**flow/run.sh**
```bash
#!/bin/bash
# the make line also repeats each setting of config.mk as NAME=value (left out here)
make -C /OpenROAD-flow-scripts/flow DESIGN_CONFIG=/design/flow/config.mk WORK_HOME=/design/flow/orfs CLKGATE_MAP_FILE= finish
```
**flow/config.mk**
```make
export PLATFORM = sky130hd
export DESIGN_NAME = pcpu
export DESIGN_NICKNAME = pcpu
export VERILOG_FILES = /design/flow/design.v
export SDC_FILE = /design/flow/constraint.sdc
export NUM_CORES = 4
export LEC_CHECK = 0
export ABC_AREA = 0
export CAP_MARGIN = 5
export CELL_PAD_IN_SITES_DETAIL_PLACEMENT = 2
export CELL_PAD_IN_SITES_GLOBAL_PLACEMENT = 2
export CORE_ASPECT_RATIO = 0.77
export CORE_MARGIN = 2
export CORE_UTILIZATION = 68
export CTS_CLUSTER_SIZE = 18
export GPL_ROUTABILITY_DRIVEN = 1
export GPL_TIMING_DRIVEN = 0
export MAX_ROUTING_LAYER = met4
export SETUP_SLACK_MARGIN = 0.45
export SLEW_MARGIN = 0
export TNS_END_PERCENT = 70
```
**flow/constraint.sdc**
```tcl
create_clock -name core_clock -period 6.84 [get_ports {clock}]
set_input_delay 1.3680 -clock core_clock [delete_from_list [all_inputs] [get_ports {clock}]]
set_output_delay 1.3680 -clock core_clock [all_outputs]
set_load 0.01 [all_outputs]
```
**flow/design.v**
```verilog
`timescale 1ns / 1ps
module pcpu(
 input wire clock, enable, reset, start,
 input wire [15:0] d_datain,   
 input wire [15:0] i_datain,   
 output  [7:0] i_addr,
 output  [7:0] d_addr,
 output  [15:0] d_dataout,
 output  d_we
    );
reg [15:0] gr [7:0];
reg nf, zf, cf;
reg cf_q;
reg state, next_state;
reg dw;
reg [7:0] pc;
reg [15:0] id_ir;
reg [15:0] wb_ir;
reg [15:0] ex_ir;
reg [15:0] mem_ir;
reg [15:0] smdr;
reg [15:0] smdr1;
reg signed [15:0] reg_C1;
reg signed [15:0] reg_A;
reg signed [15:0] reg_B;
reg signed [15:0] reg_C;
reg signed [15:0] ALUo;
reg signed [15:0] alu_last;
always @(posedge clock)
	begin
		if (!reset)
			state <= 1'b0;
		else
			state <= next_state;
	end
always @(*)
	begin
		case (state)
			1'b0 : 
				if ((enable == 1'b1) 
				&& (start == 1'b1))
					next_state = 1'b1;
				else	
					next_state = 1'b0;
			1'b1 :
				if ((enable == 1'b0) 
				|| (wb_ir[15:11] == 5'b00001))
					next_state = 1'b0;
				else
					next_state = 1'b1;
		endcase
	end
assign i_addr = pc;  
always @(posedge clock or negedge reset)
	begin
		if (!reset)
			begin
            id_ir <= 16'b0;
            pc <= 8'b0;
			end
		else if (state ==1'b1)
		begin
			if((i_datain[15:11] == 5'b01000 
				||i_datain[15:11] == 5'b10001
				||i_datain[15:11] == 5'b01011
				||i_datain[15:11] == 5'b10111 
				||i_datain[15:11] == 5'b01100 
				||i_datain[15:11] == 5'b01101 
				||i_datain[15:11] == 5'b01111 
				||i_datain[15:11] == 5'b01110) 
			  &&( (id_ir[15:11] == 5'b00010 && (id_ir[10:8]  == i_datain[6:4] || id_ir[10:8]  == i_datain[2:0])) 
			    ||(ex_ir[15:11] == 5'b00010 && (ex_ir[10:8]  == i_datain[6:4] || ex_ir[10:8]  == i_datain[2:0]))
				)
			  )  
			    begin
				   id_ir <= 16'b0;
				   pc <= pc;   
			    end		  			
  			else if (( i_datain[15:11] == 5'b00100
			         ||i_datain[15:11] == 5'b00110
					 ||i_datain[15:11] == 5'b00101
					 ||i_datain[15:11] == 5'b00111
					 ||i_datain[15:11] == 5'b00011)
                    &&((id_ir[15:11] == 5'b00010 &&(id_ir[10:8]  == i_datain[6:4])) 
					  ||(ex_ir[15:11] == 5'b00010 &&(ex_ir[10:8]  == i_datain[6:4]))
					  )
					)
					begin
					   id_ir <= 16'b0;
					   pc <= pc;   
					end 
			else if(id_ir[15:14] == 2'b11 || ex_ir[15:14] == 2'b11)
			        begin
				       id_ir <= 16'b0;
					   pc <= pc;   
					end 
			else
			  begin
				if(((mem_ir[15:11] == 5'b11010)
					&& (zf == 1'b1)) 
				|| ((mem_ir[15:11] == 5'b11011)
					&& (zf == 1'b0)))
				begin
					id_ir <= 16'b0;
					pc <= reg_C[7:0];
				end
				else if(((mem_ir[15:11] == 5'b11100)
					&& (nf == 1'b1)) 
				|| ((mem_ir[15:11] == 5'b11101)
					&& (nf == 1'b0)))
				begin
					id_ir <= 16'b0;
					pc <= reg_C[7:0];
				end
				else if(((mem_ir[15:11] == 5'b11110)
					&& (cf == 1'b1)) 
				|| ((mem_ir[15:11] == 5'b11111)
					&& (cf == 1'b0)))
				begin
					id_ir <= 16'b0;
					pc <= reg_C[7:0];
				end
				else if((mem_ir[15:11] == 5'b11000)			
				|| (mem_ir[15:11] == 5'b11001))
				begin
					id_ir <= 16'b0;
					pc <= reg_C[7:0];
				end
				else
				begin
				    id_ir <= i_datain;
					pc <= pc + 1;
				end
			  end   
		end  
	end  
always @(posedge clock or negedge reset) 
    begin
	    if (!reset)
			begin
				ex_ir <= 16'b0;
				reg_A <= 16'b0;
				reg_B <= 16'b0;
				smdr <= 16'b0;
			end
		else if (state == 1'b1)
			begin
				ex_ir <= id_ir;
				 if ((id_ir[15:14] == 2'b11 && id_ir[15:11] != 5'b11000) 
				|| (id_ir[15:11] == 5'b10000)
				|| (id_ir[15:11] == 5'b01001)
				|| (id_ir[15:11] == 5'b10011))
					reg_A <= gr[id_ir[10:8]];
				else if (id_ir[15:11] == 5'b00010) 
					reg_A <= gr[id_ir[6:4]];
				 else if(id_ir[6:4] == ex_ir[10:8])
				      reg_A <= ALUo;
			    else if(id_ir[6:4] == wb_ir[10:8]) 
				      reg_A <= reg_C1;
			    else if(id_ir[6:4] == mem_ir[10:8]) 
				      reg_A <= reg_C;
				else 
					reg_A <= gr[id_ir[6:4]];
			  if (id_ir[15:11] == 5'b00011)
					begin
						reg_B <= {12'b0000_0000_0000, id_ir[3:0]};  
						smdr <= gr[id_ir[10:8]];  
			      end
				else if(id_ir[2:0] == ex_ir[10:8])
				      reg_B <= ALUo;
			    else if(id_ir[2:0] == wb_ir[10:8]) 
				      reg_B <= reg_C1;
			    else if(id_ir[2:0] == mem_ir[10:8]) 
				      reg_B <= reg_C;
				else if  ((id_ir[15:11] == 5'b01000)
                || (id_ir[15:11] == 5'b10001)
				    || (id_ir[15:11] == 5'b01011)
				    || (id_ir[15:11] == 5'b10111)
				    || (id_ir[15:11] == 5'b01100)
					 || (id_ir[15:11] == 5'b01101)
					 || (id_ir[15:11] == 5'b01111)
					 || (id_ir[15:11] == 5'b01110))
					reg_B <= gr[id_ir[2:0]];
			end
	end		
always @ (*) 
    begin
		ALUo = alu_last;
		cf = cf_q;
		if  (ex_ir[15:11] == 5'b11000)
			ALUo = {8'b0, ex_ir[7:0]};
		else if  (ex_ir[15:14] == 2'b11)
		    ALUo = reg_A + {8'b0, ex_ir[7:0]};
		else 
		begin
			case(ex_ir[15:11])
			5'b00010: ALUo = reg_A + {12'b0000_0000_0000, ex_ir[3:0]};
			5'b00011: ALUo = reg_A + reg_B;
			5'b10000: {cf, ALUo} = reg_A + { ex_ir[7:0], 8'b0 };
			5'b01000: {cf, ALUo} = reg_A + reg_B;
			5'b01001:{cf, ALUo} = reg_A + { 8'b0, ex_ir[7:0] };
			5'b10001: {cf, ALUo} = reg_A + reg_B + cf_q;
			5'b01011: {cf, ALUo} = {{1'b0, reg_A} - reg_B};
			5'b10011: {cf, ALUo} = {1'b0, reg_A }- { 8'b0, ex_ir[7:0] };
			5'b10111:{cf, ALUo} = {{1'b0, reg_A} - reg_B - cf_q};
			5'b01100: {cf, ALUo} = {{1'b0, reg_A} - reg_B};
			5'b01101: {cf, ALUo} = {1'b0, reg_A & reg_B};
			5'b01111: {cf, ALUo} = {1'b0, reg_A | reg_B};
			5'b01110: {cf, ALUo} = {1'b0, reg_A ^ reg_B};
			5'b00100: {cf, ALUo} = {reg_A[4'b1111 - ex_ir[3:0]], reg_A << ex_ir[3:0]};
			5'b00110: {cf, ALUo} = {reg_A[ex_ir[3:0] - 4'b0001], reg_A >> ex_ir[3:0]};
			5'b00101: {cf, ALUo} = {reg_A[ex_ir[3:0] - 4'b0001], reg_A <<< ex_ir[3:0]};
			5'b00111: {cf, ALUo} = {reg_A[4'b1111 - ex_ir[3:0]], reg_A >>> ex_ir[3:0]};
			default: begin
					 end
        endcase								
		end
 end
always @(posedge clock or negedge reset)
    begin
	    if (!reset)
			begin
				alu_last <= 16'b0;
				cf_q <= 1'b0;
			end
		else if (state == 1'b1)
			begin
				alu_last <= ALUo;
				cf_q <= cf;
			end
	end
always @(posedge clock or negedge reset) 
    begin
	    if (!reset)
			begin
				mem_ir <= 16'b0;
				reg_C <= 16'b0;
				dw <= 0;
				nf <= 0;
				zf <= 0;
				smdr1 <= 16'b0;
			end
		else if (state == 1'b1)
			begin
				mem_ir <= ex_ir;
				reg_C <= ALUo;
				if (ex_ir[15:11] == 5'b00011)
					begin
						dw <= 1'b1;
						smdr1 <= smdr;
					end
				else if(ex_ir[15:14] != 2'b11 && ex_ir[15:11] != 5'b00010)
				     begin
				       zf <= (ALUo == 0)? 1:0;
					   nf <= (ALUo[15] == 1'b1)? 1:0;
						dw <= 1'b0;
				     end	
            else		
                 dw <= 1'b0;				
			end		
    end
assign d_dataout = smdr1;
assign d_we = dw;
assign d_addr = reg_C[7:0];
always @(posedge clock or negedge reset) 
    begin
	    if (!reset)
			begin
				wb_ir <= 16'b0;
				reg_C1 <= 16'b0;
			end
		else if (state == 1'b1)
			begin
				wb_ir <= mem_ir;			
				if (mem_ir[15:11] == 5'b00010)
					reg_C1 <= d_datain;
				else if(mem_ir[15:14] != 2'b11)
					reg_C1 <= reg_C;				
			end			
	end
always @(posedge clock or negedge reset) 
    begin
	    if (!reset)
			begin
			   gr[0] <= 16'b0;
				gr[1] <= 16'b0;
				gr[2] <= 16'b0;
				gr[3] <= 16'b0;
				gr[4] <= 16'b0;
				gr[5] <= 16'b0;
				gr[6] <= 16'b0;
				gr[7] <= 16'b0;
			end			
		else if (state == 1'b1)
			begin
				if ((wb_ir[15:14] != 2'b11) 
				   &&(wb_ir[15:11] != 5'b00011)		  
				   &&(wb_ir[15:11] != 5'b01100)
				)
					gr[wb_ir[10:8]] <= reg_C1;
			end	
   end
endmodule
```
==> results of run 1 <==
==> notes.md, run 1 <==
### Floorplan
* 218.7 um — die extent in x
* 169.3 um — Die Height
* 0.03704 mm^2 — die outline area
* 0.03498 mm^2 — Core Footprint
* 69.02% — Initial Util
* 60 — Std-Cell Rows

### Logic synthesis
* 15.91% — basic-gate share of the synthesized area counting and, or, nand and nor cells
* 285 — Flops after synth
* 99.65% — async set or reset register ratio after synthesis
* 2745 — Synth Instances
* sky130_fd_sc_hd__dfrtp_1, sky130_fd_sc_hd__mux2_2, sky130_fd_sc_hd__mux4_2, sky130_fd_sc_hd__ha_1, sky130_fd_sc_hd__o21ai_0 — largest cells by area after synthesis
* 0.02414 mm^2 — netlist area before placement
* 2.933% — XOR/XNOR Area Share
* 0.02414 mm^2 — post-synthesis chip area from yosys
* 29.43% — top-area cell type share of the netlist area
* 29.52% — Seq share, synth
* 2 — warnings from Yosys
* AND-OR/OR-AND gates — dominant combinational cell family by area after synthesis
* 95 — count of distinct cell types in the synthesized netlist
* 0 — EDFF count, synth
* sky130_fd_sc_hd__dfrtp_1 — Yosys top cell by area
* sky130_fd_sc_hd__dfrtp_1 — leading cell type by number of instances after synthesis
* 2865 — Post-Syn Nets
* sky130_fd_sc_hd__dfrtp_1 — Commonest flop
* 8.796 um^2 — Post-Synthesis Mean Instance Area
* 22.81% — share of synthesized cell area in and-or and or-and compound cells
* 18.70% — Post-synth mux share
* 2745 — Yosys Instances
* sky130_fd_sc_hd__dfrtp_1, sky130_fd_sc_hd__nor2_1, sky130_fd_sc_hd__mux2_2 — list of most frequent post-synthesis cells
* 4.571% — synthesized-area fraction occupied by adder cells

### Run status
* did not finish — result of the run
* global placement without I/O (3_1_place_gp_skip_io) — last stage reached
* [ERROR GPL-0301] Utilization 122.180 % exceeds 100%. — error message

==> run 2: changes to the inputs <==
ABC_AREA = not set   (was 0)
CAP_MARGIN = 20   (was 5)
CELL_PAD_IN_SITES_DETAIL_PLACEMENT = not set   (was 2)
CELL_PAD_IN_SITES_GLOBAL_PLACEMENT = not set   (was 2)
CORE_ASPECT_RATIO = not set   (was 0.77)
CORE_UTILIZATION = 64   (was 68)
CTS_CLUSTER_SIZE = not set   (was 18)
GPL_ROUTABILITY_DRIVEN = not set   (was 1)
GPL_TIMING_DRIVEN = not set   (was 0)
MAX_ROUTING_LAYER = not set   (was met4)
PLACE_DENSITY = 0.6   (was not set)
SETUP_SLACK_MARGIN = not set   (was 0.45)
SLEW_MARGIN = 20   (was 0)
TNS_END_PERCENT = not set   (was 70)
clock period = 5.68 ns   (was 6.84 ns; I/O delays follow)
==> run 2 against run 1 <==
Compared with the run above:
- now clean on timing, DRC and antenna
- synthesized area stayed put
- synthesized cell count is the same
- die area up 6.1%
==> notes.md, run 2 <==
### Run status
* finished clean — result of the run

### Placement
* 68 — count of input and output buffers
* 75.71 mm — detailed placer's ending HPWL
* 1.109 — GPL Wtd Cong
* 462.3 ps — worst slack, placed

### Logic synthesis
* 29.43% — top-area cell type share of the netlist area, unchanged
* 95 — count of distinct cell types in the synthesized netlist, unchanged
* 2.933% — XOR/XNOR Area Share, unchanged
* 99.65% — async set or reset register ratio after synthesis, unchanged
* 2865 — Post-Syn Nets, unchanged
* AND-OR/OR-AND gates — dominant combinational cell family by area after synthesis
* 2745 — Yosys Instances, unchanged
* 4.571% — synthesized-area fraction occupied by adder cells, unchanged
* sky130_fd_sc_hd__dfrtp_1 — Yosys top cell by area
* sky130_fd_sc_hd__dfrtp_1, sky130_fd_sc_hd__mux2_2, sky130_fd_sc_hd__mux4_2, sky130_fd_sc_hd__ha_1, sky130_fd_sc_hd__o21ai_0 — largest cells by area after synthesis
* 0.02414 mm^2 — post-synthesis chip area from yosys, unchanged
* 8.796 um^2 — Post-Synthesis Mean Instance Area, unchanged
* 285 — Flops after synth, unchanged
* 0.02414 mm^2 — netlist area before placement, unchanged
* sky130_fd_sc_hd__dfrtp_1 — leading cell type by number of instances after synthesis
* 22.81% — share of synthesized cell area in and-or and or-and compound cells, unchanged
* 18.70% — Post-synth mux share, unchanged
* 2 — warnings from Yosys, unchanged
* sky130_fd_sc_hd__dfrtp_1 — Commonest flop
* 29.52% — Seq share, synth, unchanged
* 0 — EDFF count, synth, unchanged
* 2745 — Synth Instances, unchanged
* 15.91% — basic-gate share of the synthesized area counting and, or, nand and nor cells, unchanged
* sky130_fd_sc_hd__dfrtp_1, sky130_fd_sc_hd__nor2_1, sky130_fd_sc_hd__mux2_2 — list of most frequent post-synthesis cells

### Worst hold path
* smdr1[1] — launch instance of the worst min-delay path
* reg2reg — min-delay worst type
* smdr1[1] — worst-case hold path end point
* 1 — count of cells along the worst hold path

### Global route
* 142 — maximum number of pins on one net before global-route repair
* 168.1 mm — first-pass GRT wire length
* 58.04% — global-route total usage across every layer
* 25.64k — number of global-route vias before repair
* 0 — global route total overflow
* 5 — initial antenna violation count

### Detailed routing
* 8.139 — Via density
* 0 — post-detailed-route count of antenna-violating nets
* 111.9 mm — Total Wirelength
* 0 — DRC violations left
* 5019 — drt first-iter violations
* 15 — DRT Pass-1 Iters
* 34.59 um — DR WL/cell
* 26.34k — routed via count

### Timing
* 95.24% — share of the cycle needed by the critical path after routing
* 20.33% — worst slew margin relative to its limit
* 0 — Hold Fails Final Rpt
* 0 ps — total negative slack for setup checks
* 0 — Final Max-Slew Violation Tally
* 5410 ps — final period demand of the worst path
* 1192 ps — transition time at the pin with the least slew margin
* 14.39 ps — setup skew after layout
* 270.5 ps — post-route setup slack
* 184.9 MHz — maximum operating frequency
* false — setup repair after global routing missed its margin
* 0 — number of setup violations in the final report

### Setup path
* inv_1, ha_1, fa_1, o21bai_1, and2_1, o21ai_0, a211oi_1, and2_0, or4b_4, o31ai_1, a311oi_2, nor3_4, buf_4, mux2i_1, a2bb2oi_1 — CP cell instances
* reg2reg — classification of the worst setup path
* pc[5] — Critical Path End
* flop — startpoint type of the worst setup path
* 2 — buffers plus inverters on the worst setup path
* reg_A[0] — first element of the critical path
* 5860 ps — Arr. time, crit path
* 6130 ps — critical path data required time
* 14 — maximum fanout encountered on the critical timing path
* flop — endpoint kind of the worst setup timing path
* AND-OR/OR-AND gates — gate family responsible for the most delay along the worst path
* sky130_fd_sc_hd__a211oi_1 — cell with the largest stage delay on the worst path
* 15 — number of logic stages on the critical path including buffering
* 270 ps — reg2reg setup slack
* 570 ps — delay of the slowest cell on the worst path
* pc[5] — RR Endpoint
* reg_A[0] — launching point of the worst reg2reg path
* 15 — FF-to-FF path depth

### Final layout
* 2564 — count of filler cells inserted in the layout
* 9.043% — growth of design area from synthesis to finish
* 2822 — count of nets after finishing

### CTS
* 0 — number of post-CTS setup repair buffers
* 28 — clock buffer count from CTS
* 285 — sink count of the clock tree
* done — CTS tree
* 3 — CTS Buffer Depth
* 1 — H-tree lvl count
* 0 — count of hold-fix buffers inserted at cts
* 0 — total of cells resized after clock tree synthesis
* 590 ps — insertion delay at the late pin of the worst-skew pair
* sky130_fd_sc_hd__clkbuf_16 — root cell of the clock tree
* 70 ps — clock transition time at the flip-flop clock pins of the worst setup and hold paths

### Floorplan
* 64.56% — Initial Util, -4.5 points
* 71 — Std-Cell Rows, +18%
* 69 — io pins
* 198.2 um — Die Height, +17%
* 0.03740 mm^2 — Core Footprint, +6.9%
* 198.2 um — die extent in x, -9.4%
* 0.03930 mm^2 — die outline area, +6.1%

### Run
* 0 — Maximum Capacitance Violations
* 73 — tool warning count

==> run 2: stage by stage <==
| step | std cells | utilization, % | hold slack (ps) | cell area, um^2 |
|---|---|---|---|---|
| detailed placement | 3182 | 67.71 | 475.8 | 25320 |
| CTS | 3232 | 70.26 | 502.5 | 26280 |
| floorplan | 2745 | - | 444.4 | 24140 |
| finish | 3236 | 70.40 | 506.4 | 26330 |
| global route | 3234 | 70.38 | 509.9 | 26320 |
| global placement | 3180 | 67.64 | 466.2 | 25300 |
==> run 2: layout make-up <==
cell class,instances,area (um^2),area share [%]
Clock inverter,11,120.1,0.4562
Clock buffer,39,833.3,3.165
Tap cell,511,639.4,2.428
Antenna cell,3,7.507,0.02851
Multi-Input combinational cell,2120,15750,59.80
Timing Repair Buffer,169,1471,5.589
Inverter,98,367.9,1.397
Sequential cell,285,7143,27.13
==> run 2: per-layer routing <==
| metal | vias up | wire length, um | global-route usage, % |
|---|---|---|---|
| met1 | 12150 | 34920 | 64.98 |
| li1 | 10160 | - | - |
| met4 | 4 | 14210 | 52.30 |
| met3 | 1150 | 17060 | 25.62 |
| met2 | 2880 | 45720 | 83.17 |
| met5 | - | 17 | 0.8940 |
==> run 3: changes to the inputs <==
CORE_UTILIZATION = 61   (was 64)
MAX_ROUTING_LAYER = met4   (was not set)
PLACE_DENSITY = not set   (was 0.6)
SETUP_SLACK_MARGIN = 1.08   (was not set)
clock period = 4.07 ns   (was 5.68 ns; I/O delays follow)
==> run 3 against run 2 <==
Compared with the run above:
- the run now fails in global routing (5_1_grt)
- synthesized cell count stayed put
- die area is 4.8% higher
- synthesized area stayed put
==> notes.md, run 3 <==
### Logic synthesis
* 0 — EDFF count, synth, unchanged
* 8.796 um^2 — Post-Synthesis Mean Instance Area, unchanged
* 0.02414 mm^2 — netlist area before placement, unchanged
* 2.933% — XOR/XNOR Area Share, unchanged
* 4.571% — synthesized-area fraction occupied by adder cells, unchanged
* sky130_fd_sc_hd__dfrtp_1 — Commonest flop
* 0.02414 mm^2 — post-synthesis chip area from yosys, unchanged
* 2745 — Yosys Instances, unchanged
* AND-OR/OR-AND gates — dominant combinational cell family by area after synthesis
* 2745 — Synth Instances, unchanged
* 2 — warnings from Yosys, unchanged
* 2865 — Post-Syn Nets, unchanged
* sky130_fd_sc_hd__dfrtp_1 — leading cell type by number of instances after synthesis
* sky130_fd_sc_hd__dfrtp_1, sky130_fd_sc_hd__nor2_1, sky130_fd_sc_hd__mux2_2 — list of most frequent post-synthesis cells
* 285 — Flops after synth, unchanged
* 29.43% — top-area cell type share of the netlist area, unchanged
* 18.70% — Post-synth mux share, unchanged
* sky130_fd_sc_hd__dfrtp_1, sky130_fd_sc_hd__mux2_2, sky130_fd_sc_hd__mux4_2, sky130_fd_sc_hd__ha_1, sky130_fd_sc_hd__o21ai_0 — largest cells by area after synthesis
* 99.65% — async set or reset register ratio after synthesis, unchanged
* sky130_fd_sc_hd__dfrtp_1 — Yosys top cell by area
* 95 — count of distinct cell types in the synthesized netlist, unchanged
* 29.52% — Seq share, synth, unchanged
* 22.81% — share of synthesized cell area in and-or and or-and compound cells, unchanged
* 15.91% — basic-gate share of the synthesized area counting and, or, nand and nor cells, unchanged

### Global route
* 1 — global route total overflow
* 69.85% — global-route total usage across every layer

### CTS
* 0 — count of hold-fix buffers inserted at cts, unchanged
* 285 — sink count of the clock tree, unchanged
* 27 — clock buffer count from CTS, -3.6%
* 1 — H-tree lvl count, unchanged
* 3 — CTS Buffer Depth, unchanged
* sky130_fd_sc_hd__clkbuf_16 — root cell of the clock tree

### Placement
* 68 — count of input and output buffers, unchanged
* -334.9 ps — worst slack, placed, -797.2 ps
* 82.04 mm — detailed placer's ending HPWL, +8.4%
* 1.188 — GPL Wtd Cong, +7.1%

### Floorplan
* 62.18% — Initial Util, -2.4 points
* 203.0 um — die extent in x, +2.4%
* 72 — Std-Cell Rows, +1.4%
* 69 — io pins, unchanged
* 203.0 um — Die Height, +2.4%
* 0.03883 mm^2 — Core Footprint, +3.8%
* 0.04119 mm^2 — die outline area, +4.8%

### Run status
* [ERROR GRT-0232] Routing congestion too high. Check the congestion heatmap in the GUI. — error message
* did not finish — result of the run
* global routing (5_1_grt) — last stage reached

run 3: metrics by stage:
step           cell area [um^2]  instances
4_1_cts                   29870       3516
3_5_place_dp              27310       3417
3_3_place_gp              27310       3417
2_1_floorplan             24620       2745
run 3: what timing repair did:
| item | in CTS |
|---|---|
| pin swaps | 85 |
| gates resized | 286 |
| setup endpoints to repair | 73 |
| buffers inserted | 47 |
| gates cloned | 3 |
run 3: per-layer routing:
layer | GRT usage [%] | overflow
met2 | 88.38 | 1
met1 | 72.25 | 0
met3 | 45.39 | 0
met5 | - | -
met4 | 64.13 | 0
==> run 4: changes to the inputs <==
CORE_UTILIZATION = 26   (was 61)
MAX_ROUTING_LAYER = not set   (was met4)
PLACE_DENSITY = 0.6   (was not set)
SETUP_SLACK_MARGIN = not set   (was 1.08)
clock period = 8.33 ns   (was 4.07 ns; I/O delays follow)
==> run 4 against run 3 <==
Compared with the run above:
- synthesized area did not move
- now clean on timing, DRC and antenna
- synthesized cell count did not move
- die area grew 130%
==> notes.md, run 4 <==
### Final layout
* 0.02696 mm^2 — summed area of non-filler cells in the final layout
* 9733 — count of filler cells inserted in the layout
* 11.67% — growth of design area from synthesis to finish
* 2786 — count of nets after finishing
* 29.37% — utilization of the core after routing

### Setup path
* 1020 ps — delay of the slowest cell on the worst path
* reg_A[8] — first element of the critical path
* 1 — buffers plus inverters on the worst setup path
* 13 — number of logic stages on the critical path including buffering
* clkinv_1, ha_1, nor2_1, nand2_1, a2111oi_0, a211oi_1, and2_0, or4b_4, o31ai_1, a311oi_2, nor3_4, and2_4, a22o_1 — CP cell instances
* reg_A[8] — launching point of the worst reg2reg path
* sky130_fd_sc_hd__dfrtp_1 — cell with the largest stage delay on the worst path
* 7000 ps — Arr. time, crit path
* 25 — maximum fanout encountered on the critical timing path
* flop — startpoint type of the worst setup path
* 13 — FF-to-FF path depth
* id_ir[9] — Critical Path End
* reg2reg — classification of the worst setup path
* 8840 ps — critical path data required time
* 1840 ps — reg2reg setup slack
* simple AND/OR/NAND/NOR gates — gate family responsible for the most delay along the worst path
* flop — endpoint kind of the worst setup timing path
* id_ir[9] — RR Endpoint

### Global route
* 20.80% — global-route total usage across every layer
* 150.0 mm — first-pass GRT wire length
* 98 — maximum number of pins on one net before global-route repair
* 21.71k — number of global-route vias before repair
* 0 — global route total overflow
* 1 — initial antenna violation count

### Detailed routing
* 5.885 — Via density
* 23.15k — routed via count
* 0 — DRC violations left
* 10 — DRT Pass-1 Iters
* 0 — antenna fix cells
* 25.87 um — DR WL/cell
* 0 — post-detailed-route count of antenna-violating nets
* 3114 — drt first-iter violations
* 101.7 mm — Total Wirelength

### CTS
* 1 — H-tree lvl count, unchanged
* 610 ps — insertion delay at the late pin of the worst-skew pair
* 3 — CTS Buffer Depth, unchanged
* 30 — clock buffer count from CTS, +11%
* 0 — total of cells resized after clock tree synthesis, -100%
* 0 — count of hold-fix buffers inserted at cts, unchanged
* 70 ps — clock transition time at the flip-flop clock pins of the worst setup and hold paths
* done — CTS tree
* 0 — number of post-CTS setup repair buffers, -100%
* 285 — sink count of the clock tree, unchanged
* sky130_fd_sc_hd__clkbuf_16 — root cell of the clock tree

### Logic synthesis
* sky130_fd_sc_hd__dfrtp_1 — Commonest flop
* 2.933% — XOR/XNOR Area Share, unchanged
* 2 — warnings from Yosys, unchanged
* AND-OR/OR-AND gates — dominant combinational cell family by area after synthesis
* 8.796 um^2 — Post-Synthesis Mean Instance Area, unchanged
* 0 — EDFF count, synth, unchanged
* 2745 — Synth Instances, unchanged
* 15.91% — basic-gate share of the synthesized area counting and, or, nand and nor cells, unchanged
* 29.43% — top-area cell type share of the netlist area, unchanged
* 99.65% — async set or reset register ratio after synthesis, unchanged
* 29.52% — Seq share, synth, unchanged
* 0.02414 mm^2 — netlist area before placement, unchanged
* sky130_fd_sc_hd__dfrtp_1, sky130_fd_sc_hd__nor2_1, sky130_fd_sc_hd__mux2_2 — list of most frequent post-synthesis cells
* 4.571% — synthesized-area fraction occupied by adder cells, unchanged
* 285 — Flops after synth, unchanged
* 95 — count of distinct cell types in the synthesized netlist, unchanged
* sky130_fd_sc_hd__dfrtp_1 — leading cell type by number of instances after synthesis
* 18.70% — Post-synth mux share, unchanged
* 2745 — Yosys Instances, unchanged
* 2865 — Post-Syn Nets, unchanged
* 22.81% — share of synthesized cell area in and-or and or-and compound cells, unchanged
* 0.02414 mm^2 — post-synthesis chip area from yosys, unchanged
* sky130_fd_sc_hd__dfrtp_1, sky130_fd_sc_hd__mux2_2, sky130_fd_sc_hd__mux4_2, sky130_fd_sc_hd__ha_1, sky130_fd_sc_hd__o21ai_0 — largest cells by area after synthesis
* sky130_fd_sc_hd__dfrtp_1 — Yosys top cell by area

### Floorplan
* 0.09532 mm^2 — die outline area, +130%
* 111 — Std-Cell Rows, +54%
* 69 — io pins, unchanged
* 308.7 um — Die Height, +52%
* 308.7 um — die extent in x, +52%
* 0.09180 mm^2 — Core Footprint, +140%
* 26.30% — Initial Util, -36 points

### Timing
* 1098 ps — transition time at the pin with the least slew margin
* false — setup repair after global routing missed its margin
* 0 — Final Max-Slew Violation Tally
* 26.60% — worst slew margin relative to its limit
* 1839 ps — post-route setup slack
* 0 ps — total negative slack for setup checks
* 37.50 ps — setup skew after layout
* 0 — Hold Fails Final Rpt
* 6491 ps — final period demand of the worst path
* 77.92% — share of the cycle needed by the critical path after routing
* 0 — number of setup violations in the final report
* 154.1 MHz — maximum operating frequency

### Run
* 68 — tool warning count
* 0 — Maximum Capacitance Violations

### Worst hold path
* 2 — count of cells along the worst hold path
* smdr[9] — worst-case hold path end point
* reg2reg — min-delay worst type
* smdr[9] — launch instance of the worst min-delay path

### Placement
* 2058 ps — worst slack, placed, +2392 ps
* 68 — count of input and output buffers, unchanged
* 1.047 — GPL Wtd Cong, -12%
* 74.87 mm — detailed placer's ending HPWL, -8.7%
* 0.02596 mm^2 — placed standard-cell area, -5.0%

### Run status
* finished clean — result of the run

-- run 4: metrics by stage --
step	std cells	hold WS [ps]
2_1_floorplan	2745	444.4
3_3_place_gp	3877	463.9
3_5_place_dp	3877	465.8
4_1_cts	3933	479.6
5_1_grt	3933	497.9
6_report	3933	474.8
-- run 4: area by class of cell --
| type | instances | area [um^2] | area share [%] |
|---|---|---|---|
| Tap cell | 1243 | 1555 | 5.768 |
| Multi-Input combinational cell | 2120 | 15740 | 58.38 |
| Clock inverter | 22 | 221.5 | 0.8214 |
| Inverter | 98 | 367.9 | 1.364 |
| Timing Repair Buffer | 131 | 1159 | 4.297 |
| Sequential cell | 285 | 7143 | 26.49 |
| Clock buffer | 34 | 775.7 | 2.877 |
-- run 4: metal layers --
metal | vias to the layer above | wire length, um | global-route usage, %
li1 | 10120 | - | -
met1 | 11390 | 39930 | 27.18
met2 | 1376 | 45310 | 33.09
met3 | 265 | 9825 | 2.905
met4 | 0 | 6676 | 11.47
met5 | - | 0 | 0
==> run 5: changes to the inputs <==
CORE_UTILIZATION = 40   (was 26)
SETUP_SLACK_MARGIN = -0.35   (was not set)
clock period = 6.34 ns   (was 8.33 ns; I/O delays follow)
==> run 5 against run 4 <==
Compared with the run above:
- synthesized area did not move
- final cell count down 11%
- utilization is 15 points higher
- via count grew 0.73%
- non-clock buffer count is 33 higher
- largest cell class unchanged
- highest routed layer unchanged
==> notes.md, run 5 <==
### Setup path
* 660 ps — reg2reg setup slack, -1180 ps
* reg2reg — classification of the worst setup path
* reg_A[5] — first element of the critical path
* 6140 ps — Arr. time, crit path, -860 ps
* reg_A[5] — launching point of the worst reg2reg path
* inv_1, ha_1, or3b_1, and3_1, a2111oi_0, a211oi_1, and2_0, or4b_4, o31ai_1, a311oi_2, nor3_4, buf_4, mux2i_1, a2bb2oi_1 — CP cell instances
* 790 ps — delay of the slowest cell on the worst path, -230 ps
* 6800 ps — critical path data required time, -2040 ps
* 14 — number of logic stages on the critical path including buffering, +1
* sky130_fd_sc_hd__ha_1 — cell with the largest stage delay on the worst path
* 17 — maximum fanout encountered on the critical timing path, -32%
* flop — startpoint type of the worst setup path
* 2 — buffers plus inverters on the worst setup path, +1
* simple AND/OR/NAND/NOR gates — gate family responsible for the most delay along the worst path
* pc[3] — RR Endpoint
* pc[3] — Critical Path End
* flop — endpoint kind of the worst setup timing path
* 14 — FF-to-FF path depth, +1

### Logic synthesis
* 18.70% — Post-synth mux share, unchanged
* 2 — warnings from Yosys, unchanged
* 0.02414 mm^2 — post-synthesis chip area from yosys, unchanged
* sky130_fd_sc_hd__dfrtp_1 — leading cell type by number of instances after synthesis
* sky130_fd_sc_hd__dfrtp_1 — Commonest flop
* 4.571% — synthesized-area fraction occupied by adder cells, unchanged
* 2745 — Synth Instances, unchanged
* 15.91% — basic-gate share of the synthesized area counting and, or, nand and nor cells, unchanged
* 95 — count of distinct cell types in the synthesized netlist, unchanged
* sky130_fd_sc_hd__dfrtp_1 — Yosys top cell by area
* 285 — Flops after synth, unchanged
* sky130_fd_sc_hd__dfrtp_1, sky130_fd_sc_hd__nor2_1, sky130_fd_sc_hd__mux2_2 — list of most frequent post-synthesis cells
* 0 — EDFF count, synth, unchanged
* 2.933% — XOR/XNOR Area Share, unchanged
* 2865 — Post-Syn Nets, unchanged
* 8.796 um^2 — Post-Synthesis Mean Instance Area, unchanged
* 29.43% — top-area cell type share of the netlist area, unchanged
* sky130_fd_sc_hd__dfrtp_1, sky130_fd_sc_hd__mux2_2, sky130_fd_sc_hd__mux4_2, sky130_fd_sc_hd__ha_1, sky130_fd_sc_hd__o21ai_0 — largest cells by area after synthesis
* 0.02414 mm^2 — netlist area before placement, unchanged
* 22.81% — share of synthesized cell area in and-or and or-and compound cells, unchanged
* 2745 — Yosys Instances, unchanged
* 29.52% — Seq share, synth, unchanged
* AND-OR/OR-AND gates — dominant combinational cell family by area after synthesis
* 99.65% — async set or reset register ratio after synthesis, unchanged

### Global route
* 0 — global route total overflow, unchanged
* 22.41k — number of global-route vias before repair, +3.2%
* 34.26% — global-route total usage across every layer, +13 points
* 109 — maximum number of pins on one net before global-route repair, +11%
* 159.3 mm — first-pass GRT wire length, +6.2%
* 3 — initial antenna violation count, +2

### Timing
* 483.6 ps — tightest hold margin, +8.728 ps
* 5685 ps — final period demand of the worst path, -805.8 ps
* 655.1 ps — post-route setup slack, -1184 ps
* 175.9 MHz — maximum operating frequency, +14%
* 0 — Final Max-Slew Violation Tally, unchanged
* false — setup repair after global routing missed its margin
* 14.79 ps — setup skew after layout, -22.71 ps
* 0 — Hold Fails Final Rpt, unchanged
* 23.80% — worst slew margin relative to its limit, -2.8 points
* 0 ps — total negative slack for setup checks, unchanged
* 0 — number of setup violations in the final report, unchanged
* 89.67% — share of the cycle needed by the critical path after routing, +12 points
* 1131 ps — transition time at the pin with the least slew margin, +32.69 ps

### Floorplan
* 0.06234 mm^2 — die outline area, -35%
* 90 — Std-Cell Rows, -19%
* 40.23% — Initial Util, +14 points
* 249.7 um — Die Height, -19%
* 0.06002 mm^2 — Core Footprint, -35%
* 249.7 um — die extent in x, -19%
* 69 — io pins, unchanged

### Run status
* finished clean — result of the run

### CTS
* 1 — H-tree lvl count, unchanged
* 0 — number of post-CTS setup repair buffers, unchanged
* 3 — CTS Buffer Depth, unchanged
* 285 — sink count of the clock tree, unchanged
* sky130_fd_sc_hd__clkbuf_16 — root cell of the clock tree
* 60 ps — clock transition time at the flip-flop clock pins of the worst setup and hold paths, about the same
* 0 — total of cells resized after clock tree synthesis, unchanged
* 0 — count of hold-fix buffers inserted at cts, unchanged
* done — CTS tree
* 610 ps — insertion delay at the late pin of the worst-skew pair, about the same
* 30 — clock buffer count from CTS, unchanged

### Worst hold path
* smdr[0] — launch instance of the worst min-delay path
* reg2reg — min-delay worst type
* smdr[0] — worst-case hold path end point
* 2 — count of cells along the worst hold path, unchanged

### Run
* 74 — tool warning count, +8.8%
* 0 — Maximum Capacitance Violations, unchanged

### Placement
* 3448 — Cells after DPL, -11%
* 68 — count of input and output buffers, unchanged
* 80.97 mm — detailed placer's ending HPWL, +8.1%
* 864.0 ps — worst slack, placed, -1194 ps
* 1.006 — GPL Wtd Cong, -3.9%

### Final layout
* 2819 — count of nets after finishing, +1.2%
* 0.01573 mm^2 — Gate Area, about the same
* 5905 — count of filler cells inserted in the layout, -39%
* 10.61% — growth of design area from synthesis to finish
* 3504 — Final Non-Filler Cells, -11%
* 0.007143 mm^2 — combined flip-flop and latch cell area, unchanged

### Detailed routing
* 0 — DRC violations left, unchanged
* 0 — post-detailed-route count of antenna-violating nets, unchanged
* 5 — DRT Pass-1 Iters, -5
* 6.654 — Via density, +13%
* 2651 — drt first-iter violations, -15%
* 23.32k — routed via count, +0.73%
* 108.8 mm — Total Wirelength, +6.9%
* 31.04 um — DR WL/cell, +20%

[run 5: stage by stage]
| stage | area [um^2] | util (%) |
|---|---|---|
| final | 26710 | 44.49 |
| after global routing | 26700 | 44.49 |
| after global placement | 25620 | 42.69 |
| after floorplan | 24140 | - |
| after detailed placement | 25620 | 42.69 |
| after CTS | 26690 | 44.47 |
[run 5: final cells by class]
class,count,share of cell area [%]
multi-input cells,2120,58.89
flip-flops and latches,285,26.75
repair buffers,164,5.327
well taps,782,3.664
clock buffers,41,3.191
inverters,98,1.377
clock inverters,13,0.7965
diodes,1,0.009370
[run 5: routing by layer]
| metal | track usage, % | up-vias | part of all wire [%] |
|---|---|---|---|
| met4 | 20.91 | 0 | 7.0 |
| met3 | 4.850 | 277 | 7.2 |
| met2 | 55.37 | 1163 | 46 |
| li1 | - | 10170 | - |
| met1 | 43.48 | 11700 | 40 |
| met5 | 0 | - | 0 |
==> run 6: changes to the inputs <==
CAP_MARGIN = 0   (was 20)
CORE_UTILIZATION = 70   (was 40)
CTS_CLUSTER_SIZE = 35   (was not set)
HOLD_SLACK_MARGIN = 0.27   (was not set)
PLACE_DENSITY = not set   (was 0.6)
SETUP_SLACK_MARGIN = 1.33   (was -0.35)
clock period = 4.98 ns   (was 6.34 ns; I/O delays follow)
==> run 6 against run 5 <==
Compared with the run above:
- the run now fails in global routing (5_1_grt)
- die area shrank 42%
- synthesized area unchanged
- synthesized cell count unchanged
==> notes.md, run 6 <==
### Global route
* 8 — global route total overflow
* 71.12% — global-route total usage across every layer

### Run status
* global routing (5_1_grt) — last stage reached
* did not finish — result of the run
* [ERROR GRT-0232] Routing congestion too high. Check the congestion heatmap in the GUI. — error message

### Logic synthesis
* 95 — count of distinct cell types in the synthesized netlist, unchanged
* 2865 — Post-Syn Nets, unchanged
* 22.81% — share of synthesized cell area in and-or and or-and compound cells, unchanged
* 18.70% — Post-synth mux share, unchanged
* 4.571% — synthesized-area fraction occupied by adder cells, unchanged
* 285 — Flops after synth, unchanged
* 2.933% — XOR/XNOR Area Share, unchanged
* 0.02414 mm^2 — netlist area before placement, unchanged
* sky130_fd_sc_hd__dfrtp_1 — Yosys top cell by area
* sky130_fd_sc_hd__dfrtp_1 — Commonest flop
* 99.65% — async set or reset register ratio after synthesis, unchanged
* 2745 — Yosys Instances, unchanged
* 0 — EDFF count, synth, unchanged
* 29.52% — Seq share, synth, unchanged
* sky130_fd_sc_hd__dfrtp_1 — leading cell type by number of instances after synthesis
* 8.796 um^2 — Post-Synthesis Mean Instance Area, unchanged
* 2745 — Synth Instances, unchanged
* 15.91% — basic-gate share of the synthesized area counting and, or, nand and nor cells, unchanged
* AND-OR/OR-AND gates — dominant combinational cell family by area after synthesis
* 0.02414 mm^2 — post-synthesis chip area from yosys, unchanged
* 29.43% — top-area cell type share of the netlist area, unchanged
* sky130_fd_sc_hd__dfrtp_1, sky130_fd_sc_hd__nor2_1, sky130_fd_sc_hd__mux2_2 — list of most frequent post-synthesis cells
* 2 — warnings from Yosys, unchanged
* sky130_fd_sc_hd__dfrtp_1, sky130_fd_sc_hd__mux2_2, sky130_fd_sc_hd__mux4_2, sky130_fd_sc_hd__ha_1, sky130_fd_sc_hd__o21ai_0 — largest cells by area after synthesis

### Placement
* 0.02546 mm^2 — placed standard-cell area, -0.63%
* 68 — count of input and output buffers, unchanged
* 133.6 ps — worst slack, placed, -730.4 ps
* 72.25 mm — detailed placer's ending HPWL, -11%
* 1.185 — GPL Wtd Cong, +18%

### Floorplan
* 189.7 um — Die Height, -24%
* 189.7 um — die extent in x, -24%
* 70.42% — Initial Util, +30 points
* 68 — Std-Cell Rows, -24%
* 69 — io pins, unchanged
* 0.03599 mm^2 — die outline area, -42%
* 0.03429 mm^2 — Core Footprint, -43%

### CTS
* 285 — sink count of the clock tree, unchanged
* 1 — H-tree lvl count, unchanged
* 3 — CTS Buffer Depth, unchanged
* 30 — clock buffer count from CTS, unchanged
* sky130_fd_sc_hd__clkbuf_16 — root cell of the clock tree

## run 6: per-layer routing
layer	GRT usage, %	overflow
met5	18.54	0
met4	66.16	3
met3	51.30	2
met2	89.11	3
met1	75.35	0
## run 6: what timing repair did
action	4_1_cts
pin swaps	32
hold buffers	0
endpoints found under the setup margin	65
hold endpoints to repair	0
resized	110
buffers inserted	25
cloned	2
## run 6: per-stage QoR
step           hold slack [ps]  cells
2_1_floorplan            444.4   2745
3_3_place_gp             464.8   3137
3_5_place_dp             466.0   3138
4_1_cts                  488.5   3220
==> run 7: changes to the inputs <==
ABC_AREA = 1   (was not set)
CAP_MARGIN = 5   (was 0)
CELL_PAD_IN_SITES_DETAIL_PLACEMENT = 1   (was not set)
CELL_PAD_IN_SITES_GLOBAL_PLACEMENT = 2   (was not set)
CORE_MARGIN = 8   (was 2)
CORE_UTILIZATION = 27   (was 70)
CTS_CLUSTER_DIAMETER = 37   (was not set)
CTS_CLUSTER_SIZE = not set   (was 35)
HOLD_SLACK_MARGIN = 0.12   (was 0.27)
MAX_ROUTING_LAYER = met4   (was not set)
MIN_ROUTING_LAYER = met2   (was not set)
SETUP_SLACK_MARGIN = 0.99   (was 1.33)
TNS_END_PERCENT = 25   (was not set)
clock period = 5.97 ns   (was 4.98 ns; I/O delays follow)
==> run 7 against run 6 <==
Compared with the run above:
- the run now finishes clean
- synthesized area decreased by 1.6%
- synthesized cell count increased by 35%
- die area increased to 2.7 times the previous value
==> notes.md, run 7 <==
### Detailed routing
* 29.79 um — DR WL/cell
* 12 — DRT Pass-1 Iters
* 8439 — drt first-iter violations
* 38.57k — routed via count
* 147.3 mm — Total Wirelength
* 7.802 — Via density
* 0 — DRC violations left
* 0 — post-detailed-route count of antenna-violating nets

### Global route
* 0 — global route total overflow
* 45.45% — global-route total usage across every layer
* 207.3 mm — first-pass GRT wire length
* 42.70k — number of global-route vias before repair
* 1 — initial antenna violation count
* 79 — maximum number of pins on one net before global-route repair

### Logic synthesis
* 29.91% — top-area cell type share of the netlist area, +0.48 points
* sky130_fd_sc_hd__dfrtp_1 — Commonest flop
* 3815 — Post-Syn Nets, +33%
* sky130_fd_sc_hd__dfrtp_1 — Yosys top cell by area
* 0.02376 mm^2 — netlist area before placement, -1.6%
* 57 — count of distinct cell types in the synthesized netlist, -40%
* 0.02376 mm^2 — post-synthesis chip area from yosys, -1.6%
* 19.58% — share of synthesized cell area in and-or and or-and compound cells, -3.2 points
* 3695 — Yosys Instances, +35%
* 99.65% — async set or reset register ratio after synthesis, unchanged
* 0 — EDFF count, synth, unchanged
* 2 — warnings from Yosys, unchanged
* 285 — Flops after synth, unchanged
* 4.645% — synthesized-area fraction occupied by adder cells, +0.074 points
* 6.430 um^2 — Post-Synthesis Mean Instance Area, -27%
* 0% — Post-synth mux share, -19 points
* 1.733% — XOR/XNOR Area Share, -1.2 points
* sky130_fd_sc_hd__nand2_1 — leading cell type by number of instances after synthesis
* 30.00% — Seq share, synth, +0.48 points
* 3695 — Synth Instances, +35%
* 33.91% — basic-gate share of the synthesized area counting and, or, nand and nor cells, +18 points
* simple AND/OR/NAND/NOR gates — dominant combinational cell family by area after synthesis
* sky130_fd_sc_hd__nand2_1, sky130_fd_sc_hd__inv_1, sky130_fd_sc_hd__nand3_1 — list of most frequent post-synthesis cells
* sky130_fd_sc_hd__dfrtp_1, sky130_fd_sc_hd__nand2_1, sky130_fd_sc_hd__nand3_1, sky130_fd_sc_hd__o21ai_0, sky130_fd_sc_hd__inv_1 — largest cells by area after synthesis

### Timing
* 0 ps — total negative slack for setup checks
* 4841 ps — final period demand of the worst path
* 38.25 ps — setup skew after layout
* true — setup repair after global routing missed its margin
* 0 — Final Max-Slew Violation Tally
* 21.20% — worst slew margin relative to its limit
* 1177 ps — transition time at the pin with the least slew margin
* 206.6 MHz — maximum operating frequency
* 81.09% — share of the cycle needed by the critical path after routing
* 0 — Hold Fails Final Rpt
* 1129 ps — post-route setup slack
* 483.5 ps — tightest hold margin
* 0 — number of setup violations in the final report

### Worst hold path
* 2 — count of cells along the worst hold path
* smdr1[12] — launch instance of the worst min-delay path
* reg2reg — min-delay worst type
* smdr1[12] — worst-case hold path end point

### Final layout
* 11.04k — count of filler cells inserted in the layout
* 18.14% — growth of design area from synthesis to finish
* 3846 — count of nets after finishing
* 0.01429 mm^2 — Gate Area
* 0.02807 mm^2 — summed area of non-filler cells in the final layout
* 0.007132 mm^2 — combined flip-flop and latch cell area

### Setup path
* pc[1] — Critical Path End
* reg_A[9] — launching point of the worst reg2reg path
* 19 — FF-to-FF path depth
* reg2reg — classification of the worst setup path
* simple AND/OR/NAND/NOR gates — gate family responsible for the most delay along the worst path
* 1130 ps — reg2reg setup slack
* 1 — buffers plus inverters on the worst setup path
* 24 — maximum fanout encountered on the critical timing path
* sky130_fd_sc_hd__nand2_1 — most repeated library cell on the critical path
* reg_A[9] — first element of the critical path
* 5390 ps — Arr. time, crit path
* sky130_fd_sc_hd__ha_1 — cell with the largest stage delay on the worst path
* inv_1, ha_1, nor2_1, nand2_1, nor2_1, nand2_1, nand3_1, nand2_1, nand2_1, nand2_1, nor2_4, nand2_1, nand2_1, nand3_2, nand4_2, nand3_4, nand2_1, nand3_1, nand2_1 — CP cell instances
* 6510 ps — critical path data required time
* 610 ps — delay of the slowest cell on the worst path
* flop — startpoint type of the worst setup path
* pc[1] — RR Endpoint
* flop — endpoint kind of the worst setup timing path
* 19 — number of logic stages on the critical path including buffering

### Floorplan
* 69 — io pins, unchanged
* 312.6 um — Die Height, +65%
* 108 — Std-Cell Rows, +59%
* 312.6 um — die extent in x, +65%
* 0.08702 mm^2 — Core Footprint, +150%
* 27.30% — Initial Util, -43 points
* 0.09774 mm^2 — die outline area, +170%

### CTS
* 66 — clock buffer count from CTS, +120%
* 630 ps — insertion delay at the late pin of the worst-skew pair
* sky130_fd_sc_hd__clkbuf_16 — root cell of the clock tree
* done — CTS tree
* 0 — number of post-CTS setup repair buffers, -100%
* 50 ps — clock transition time at the flip-flop clock pins of the worst setup and hold paths
* 285 — sink count of the clock tree, unchanged
* 3 — H-tree lvl count, +2
* 3 — CTS Buffer Depth, unchanged

### Placement
* 1184 ps — worst slack, placed, +1050 ps
* 0.02573 mm^2 — placed standard-cell area, +1.0%
* 68 — count of input and output buffers, unchanged
* 1.096 — GPL Wtd Cong, -7.5%
* 110.8 mm — detailed placer's ending HPWL, +53%

### Run
* 69 — tool warning count
* 0 — Maximum Capacitance Violations

### Run status
* finished clean — result of the run

==> run 7: stage by stage <==
stage | cells | utilization, %
CTS | 4929 | 32.18
global route | 4934 | 32.23
detailed placement | 4813 | 29.56
finish | 4943 | 32.25
floorplan | 3695 | -
global placement | 4813 | 29.56
==> run 7: final cells by class <==
class	count	share of cell area [%]
Clock buffer	86	6.665
Tap cell	1155	5.149
Sequential cell	285	25.41
Clock inverter	30	1.467
Antenna cell	14	0.1248
Inverter	424	5.670
Multi-Input combinational cell	2800	50.91
Timing Repair Buffer	149	4.609
==> run 7: what timing repair did <==
item                       in CTS  in global routing
hold endpoints to repair        0                  0
setup endpoints to repair       0                 24
hold buffers                    0                  0
resized                         0                  3
==> run 7: routing by layer <==
metal  track usage, %  vias up  wire (um)
met1                -    12750          0
met2            51.65    11970      69470
met3            58.17     1489      60760
li1                 -    12350          -
met4            12.26        0      17030
met5                -        -          0
==> run 8: changes to the inputs <==
ABC_AREA = not set   (was 1)
CAP_MARGIN = 20   (was 5)
CELL_PAD_IN_SITES_DETAIL_PLACEMENT = not set   (was 1)
CELL_PAD_IN_SITES_GLOBAL_PLACEMENT = not set   (was 2)
CORE_ASPECT_RATIO = 0.94   (was not set)
CORE_MARGIN = 2   (was 8)
CORE_UTILIZATION = 72   (was 27)
CTS_CLUSTER_DIAMETER = 334   (was 37)
CTS_CLUSTER_SIZE = 95   (was not set)
HOLD_SLACK_MARGIN = not set   (was 0.12)
MAX_ROUTING_LAYER = not set   (was met4)
MIN_ROUTING_LAYER = not set   (was met2)
PLACE_DENSITY = 0.4   (was not set)
SETUP_SLACK_MARGIN = 0.44   (was 0.99)
TNS_END_PERCENT = not set   (was 25)
clock period = 3.5 ns   (was 5.97 ns; I/O delays follow)
==> run 8 against run 7 <==
Compared with the run above:
- the flow now stops in global routing (5_1_grt)
- synthesized cell count fell by 26%
- synthesized area rose by 1.6%
- die area fell by 64%
==> notes.md, run 8 <==
### Run status
* [ERROR GRT-0116] Global routing finished with congestion. Check the congestion regions in the DRC Viewer. — error message
* did not finish — result of the run
* global routing (5_1_grt) — last stage reached

### Floorplan
* 72.59% — Initial Util, +45 points
* 0.03502 mm^2 — die outline area, -64%
* 0.03326 mm^2 — Core Footprint, -62%
* 181.5 um — Die Height, -42%
* 65 — Std-Cell Rows, -40%
* 69 — io pins, unchanged
* 192.9 um — die extent in x, -38%

### Logic synthesis
* 2.933% — XOR/XNOR Area Share, +1.2 points
* AND-OR/OR-AND gates — dominant combinational cell family by area after synthesis
* 4.571% — synthesized-area fraction occupied by adder cells, -0.074 points
* 0 — EDFF count, synth, unchanged
* sky130_fd_sc_hd__dfrtp_1 — Yosys top cell by area
* 15.91% — basic-gate share of the synthesized area counting and, or, nand and nor cells, -18 points
* 2745 — Yosys Instances, -26%
* 285 — Flops after synth, unchanged
* sky130_fd_sc_hd__dfrtp_1, sky130_fd_sc_hd__nor2_1, sky130_fd_sc_hd__mux2_2 — list of most frequent post-synthesis cells
* 18.70% — Post-synth mux share, +19 points
* sky130_fd_sc_hd__dfrtp_1 — Commonest flop
* 95 — count of distinct cell types in the synthesized netlist, +67%
* 2865 — Post-Syn Nets, -25%
* 29.43% — top-area cell type share of the netlist area, -0.48 points
* 2745 — Synth Instances, -26%
* 0.02414 mm^2 — post-synthesis chip area from yosys, +1.6%
* 8.796 um^2 — Post-Synthesis Mean Instance Area, +37%
* 2 — warnings from Yosys, unchanged
* 29.52% — Seq share, synth, -0.48 points
* 0.02414 mm^2 — netlist area before placement, +1.6%
* sky130_fd_sc_hd__dfrtp_1 — leading cell type by number of instances after synthesis
* sky130_fd_sc_hd__dfrtp_1, sky130_fd_sc_hd__mux2_2, sky130_fd_sc_hd__mux4_2, sky130_fd_sc_hd__ha_1, sky130_fd_sc_hd__o21ai_0 — largest cells by area after synthesis
* 22.81% — share of synthesized cell area in and-or and or-and compound cells, +3.2 points
* 99.65% — async set or reset register ratio after synthesis, unchanged

### CTS
* 6 — clock buffer count from CTS, -91%
* sky130_fd_sc_hd__clkbuf_16 — root cell of the clock tree
* 285 — sink count of the clock tree, unchanged
* 3 — CTS Buffer Depth, unchanged
* 0 — count of hold-fix buffers inserted at cts, unchanged
* 1 — H-tree lvl count, -2

### Placement
* 1.280 — GPL Wtd Cong, +17%
* 77.29 mm — detailed placer's ending HPWL, -30%
* 68 — count of input and output buffers, unchanged

### Global route
* 17 — global route total overflow
* 74.40% — global-route total usage across every layer

run 8: repair_timing:
action,4_1_cts
endpoints found under the setup margin,72
pin swaps,72
setup buffers,36
gates cloned,2
resized,205
run 8: through the flow:
step | std cells | util, % | worst slack (ps) | cell area, um^2
2_1_floorplan | 2745 | - | -850.0 | 24590
3_3_place_gp | 3499 | 85.86 | -712.6 | 28560
3_5_place_dp | 3499 | 85.86 | -800.5 | 28560
4_1_cts | 3545 | 90.05 | -784.1 | 29960
run 8: layer usage:
layer  GRT overflow  GRT usage [%]
met1              2          77.74
met3              2          62.23
met5              0          37.61
met4              8          65.44
met2              5          87.61
==> run 9: changes to the inputs <==
CORE_ASPECT_RATIO = not set   (was 0.94)
CORE_UTILIZATION = 70   (was 72)
CTS_CLUSTER_DIAMETER = not set   (was 334)
CTS_CLUSTER_SIZE = 37   (was 95)
PLACE_DENSITY = 0.64   (was 0.4)
SETUP_SLACK_MARGIN = 1.02   (was 0.44)
clock period = 3.97 ns   (was 3.5 ns; I/O delays follow)
==> run 9 against run 8 <==
Compared with the run above:
- the run again fails in global routing (5_1_grt)
- synthesized cell count is the same
- die area grew 2.8%
- synthesized area is the same
==> notes.md, run 9 <==
### Logic synthesis
* 0 — EDFF count, synth, unchanged
* sky130_fd_sc_hd__dfrtp_1 — Commonest flop
* 2745 — Synth Instances, unchanged
* 29.43% — top-area cell type share of the netlist area, unchanged
* AND-OR/OR-AND gates — dominant combinational cell family by area after synthesis
* 0.02414 mm^2 — post-synthesis chip area from yosys, unchanged
* sky130_fd_sc_hd__dfrtp_1 — Yosys top cell by area
* 29.52% — Seq share, synth, unchanged
* 18.70% — Post-synth mux share, unchanged
* 22.81% — share of synthesized cell area in and-or and or-and compound cells, unchanged
* sky130_fd_sc_hd__dfrtp_1 — leading cell type by number of instances after synthesis
* 2865 — Post-Syn Nets, unchanged
* 2 — warnings from Yosys, unchanged
* 285 — Flops after synth, unchanged
* 95 — count of distinct cell types in the synthesized netlist, unchanged
* 2.933% — XOR/XNOR Area Share, unchanged
* 4.571% — synthesized-area fraction occupied by adder cells, unchanged
* 99.65% — async set or reset register ratio after synthesis, unchanged
* 15.91% — basic-gate share of the synthesized area counting and, or, nand and nor cells, unchanged
* 0.02414 mm^2 — netlist area before placement, unchanged
* sky130_fd_sc_hd__dfrtp_1, sky130_fd_sc_hd__mux2_2, sky130_fd_sc_hd__mux4_2, sky130_fd_sc_hd__ha_1, sky130_fd_sc_hd__o21ai_0 — largest cells by area after synthesis
* 8.796 um^2 — Post-Synthesis Mean Instance Area, unchanged
* 2745 — Yosys Instances, unchanged
* sky130_fd_sc_hd__dfrtp_1, sky130_fd_sc_hd__nor2_1, sky130_fd_sc_hd__mux2_2 — list of most frequent post-synthesis cells

### Placement
* 77.18 mm — detailed placer's ending HPWL, -0.14%
* 0.02689 mm^2 — placed standard-cell area, -5.9%
* 68 — count of input and output buffers, unchanged
* 1.311 — GPL Wtd Cong, +2.4%

### Run status
* [ERROR GRT-0116] Global routing finished with congestion. Check the congestion regions in the DRC Viewer. — error message
* global routing (5_1_grt) — last stage reached
* did not finish — result of the run

### Floorplan
* 189.7 um — die extent in x, -1.6%
* 189.7 um — Die Height, +4.5%
* 68 — Std-Cell Rows, +4.6%
* 69 — io pins, unchanged
* 0.03599 mm^2 — die outline area, +2.8%
* 70.42% — Initial Util, -2.2 points
* 0.03429 mm^2 — Core Footprint, +3.1%

### CTS
* 28 — clock buffer count from CTS, +22
* sky130_fd_sc_hd__clkbuf_16 — root cell of the clock tree
* 1 — H-tree lvl count, unchanged
* 0 — count of hold-fix buffers inserted at cts, unchanged
* 3 — CTS Buffer Depth, unchanged
* 285 — sink count of the clock tree, unchanged

### Global route
* 188 — global route total overflow
* 73.88% — global-route total usage across every layer

run 9: repair_timing:
action | in CTS
pin swaps | 109
buffers inserted | 57
resized | 318
cloned | 3
setup endpoints to repair | 75
run 9: routing by layer:
layer,overflow,track usage [%]
met1,0,75.85
met2,106,93.43
met3,0,52.98
met4,81,74.15
met5,1,15.66
run 9: stage by stage:
stage / cells / worst slack, ps
after floorplan: 2745 / -380.0
after global placement: 3311 / -203.0
after detailed placement: 3311 / -320.3
after CTS: 3423 / -196.6
==> run 10: changes to the inputs <==
CELL_PAD_IN_SITES_GLOBAL_PLACEMENT = 2   (was not set)
CORE_UTILIZATION = 36   (was 70)
CTS_CLUSTER_DIAMETER = 262   (was not set)
CTS_CLUSTER_SIZE = not set   (was 37)
MAX_ROUTING_LAYER = met4   (was not set)
MIN_ROUTING_LAYER = met2   (was not set)
PLACE_DENSITY = not set   (was 0.64)
SETUP_SLACK_MARGIN = not set   (was 1.02)
clock period = 10.1 ns   (was 3.97 ns; I/O delays follow)
==> run 10 against run 9 <==
Compared with the run above:
- the run now finishes clean
- synthesized area unchanged
- die area increased by 92%
- synthesized cell count unchanged
==> notes.md, run 10 <==
### Run status
* finished clean — result of the run

### Logic synthesis
* 2745 — Yosys Instances, unchanged
* 2745 — Synth Instances, unchanged
* 0.02414 mm^2 — post-synthesis chip area from yosys, unchanged
* AND-OR/OR-AND gates — dominant combinational cell family by area after synthesis
* 95 — count of distinct cell types in the synthesized netlist, unchanged
* sky130_fd_sc_hd__dfrtp_1, sky130_fd_sc_hd__nor2_1, sky130_fd_sc_hd__mux2_2 — list of most frequent post-synthesis cells
* sky130_fd_sc_hd__dfrtp_1, sky130_fd_sc_hd__mux2_2, sky130_fd_sc_hd__mux4_2, sky130_fd_sc_hd__ha_1, sky130_fd_sc_hd__o21ai_0 — largest cells by area after synthesis
* 285 — Flops after synth, unchanged
* 2865 — Post-Syn Nets, unchanged
* sky130_fd_sc_hd__dfrtp_1 — Commonest flop
* 29.52% — Seq share, synth, unchanged
* 29.43% — top-area cell type share of the netlist area, unchanged
* 2 — warnings from Yosys, unchanged
* 2.933% — XOR/XNOR Area Share, unchanged
* sky130_fd_sc_hd__dfrtp_1 — leading cell type by number of instances after synthesis
* 22.81% — share of synthesized cell area in and-or and or-and compound cells, unchanged
* 8.796 um^2 — Post-Synthesis Mean Instance Area, unchanged
* 99.65% — async set or reset register ratio after synthesis, unchanged
* 18.70% — Post-synth mux share, unchanged
* 0.02414 mm^2 — netlist area before placement, unchanged
* 4.571% — synthesized-area fraction occupied by adder cells, unchanged
* sky130_fd_sc_hd__dfrtp_1 — Yosys top cell by area
* 15.91% — basic-gate share of the synthesized area counting and, or, nand and nor cells, unchanged
* 0 — EDFF count, synth, unchanged

### Detailed routing
* 123.9 mm — Total Wirelength
* 9.004 — Via density
* 0 um — Met1 Wirelength
* 9594 — drt first-iter violations
* 0 — DRC violations left
* met4 — highest routing layer actually used
* 34.28 um — DR WL/cell
* 14 — DRT Pass-1 Iters
* 0 — post-detailed-route count of antenna-violating nets
* 56.17 mm — WL met2
* 47.96 mm — Detail Route met3 WL
* 32.55k — routed via count

### Timing
* 1293 ps — transition time at the pin with the least slew margin
* 0 ps — total negative slack for setup checks
* 13.60% — worst slew margin relative to its limit
* 68.35% — share of the cycle needed by the critical path after routing
* 144.9 MHz — maximum operating frequency
* false — setup repair after global routing missed its margin
* 0 — Final Max-Slew Violation Tally
* 29.45 ps — setup skew after layout
* 0 — Hold Fails Final Rpt
* 0 — number of setup violations in the final report
* 6904 ps — final period demand of the worst path
* 486.7 ps — tightest hold margin

### Setup path
* 22 — maximum fanout encountered on the critical timing path
* sky130_fd_sc_hd__o2111ai_1 — most repeated library cell on the critical path
* simple AND/OR/NAND/NOR gates — gate family responsible for the most delay along the worst path
* 1 — buffers plus inverters on the worst setup path
* 7400 ps — Arr. time, crit path
* 10590 ps — critical path data required time
* id_ir[10] — Critical Path End
* flop — startpoint type of the worst setup path
* clkinv_1, ha_1, nand2_1, nor2_1, nand3_1, o2111ai_1, o2111ai_1, nand3b_1, nor4_1, a311oi_2, nor3_4, and2_4, a22o_1 — CP cell instances
* 13 — number of logic stages on the critical path including buffering
* reg_A[9] — first element of the critical path
* reg2reg — classification of the worst setup path
* flop — endpoint kind of the worst setup timing path
* 1010 ps — delay of the slowest cell on the worst path
* sky130_fd_sc_hd__ha_1 — cell with the largest stage delay on the worst path
* reg_A[9] — launching point of the worst reg2reg path
* 13 — FF-to-FF path depth
* 3200 ps — reg2reg setup slack
* id_ir[10] — RR Endpoint

### Global route
* 34.94k — number of global-route vias before repair
* 54.46% — global-route total usage across every layer
* 174.4 mm — first-pass GRT wire length
* 184 — maximum number of pins on one net before global-route repair
* 3 — initial antenna violation count
* 0 — global route total overflow

### CTS
* 2 — H-tree lvl count, +1
* 60 ps — clock transition time at the flip-flop clock pins of the worst setup and hold paths
* 0 — count of hold-fix buffers inserted at cts, unchanged
* 3 — CTS Buffer Depth, unchanged
* sky130_fd_sc_hd__clkbuf_16 — root cell of the clock tree
* 0 — total of cells resized after clock tree synthesis, -100%
* 285 — sink count of the clock tree, unchanged
* done — CTS tree
* 0 — number of post-CTS setup repair buffers, -100%
* 580 ps — insertion delay at the late pin of the worst-skew pair
* 36 — clock buffer count from CTS, +29%

### Placement
* 1.185 — GPL Wtd Cong, -9.6%
* 68 — count of input and output buffers, unchanged
* 88.40 mm — detailed placer's ending HPWL, +15%

### Worst hold path
* reg2reg — min-delay worst type
* smdr[10] — launch instance of the worst min-delay path
* 2 — count of cells along the worst hold path
* smdr[10] — worst-case hold path end point

### Floorplan
* 94 — Std-Cell Rows, +38%
* 0.06610 mm^2 — Core Footprint, +93%
* 0.06916 mm^2 — die outline area, +92%
* 69 — io pins, unchanged
* 263.0 um — Die Height, +39%
* 263.0 um — die extent in x, +39%
* 36.53% — Initial Util, -34 points

### Run
* 0 — Maximum Capacitance Violations
* 78 — tool warning count

### Final layout
* 2813 — count of nets after finishing
* 11.79% — growth of design area from synthesis to finish

-- run 10: per-stage QoR --
| step | instances | setup WS, ps | area [um^2] | util [%] |
|---|---|---|---|---|
| detailed placement | 3518 | 3663 | 25630 | 38.78 |
| CTS | 3582 | 3616 | 26890 | 40.68 |
| global route | 3600 | 3090 | 26950 | 40.78 |
| global placement | 3518 | 3926 | 25630 | 38.78 |
| floorplan | 2745 | 5321 | 24140 | - |
| finish | 3615 | 3196 | 26990 | 40.84 |
-- run 10: area by class of cell --
class	count	area, um^2
fillers	6620	39110
inverters	98	367.9
clock buffers	51	1057
diodes	32	80.08
repair buffers	152	1329
clock inverters	13	193.9
flip-flops and latches	285	7144
well taps	864	1081
multi-input cells	2120	15740
-- run 10: metal layers --
layer	global-route usage (%)	vias up
met2	62.03	10220
met1	-	10560
met5	-	-
met3	63.33	1699
li1	-	10080
met4	23.46	0
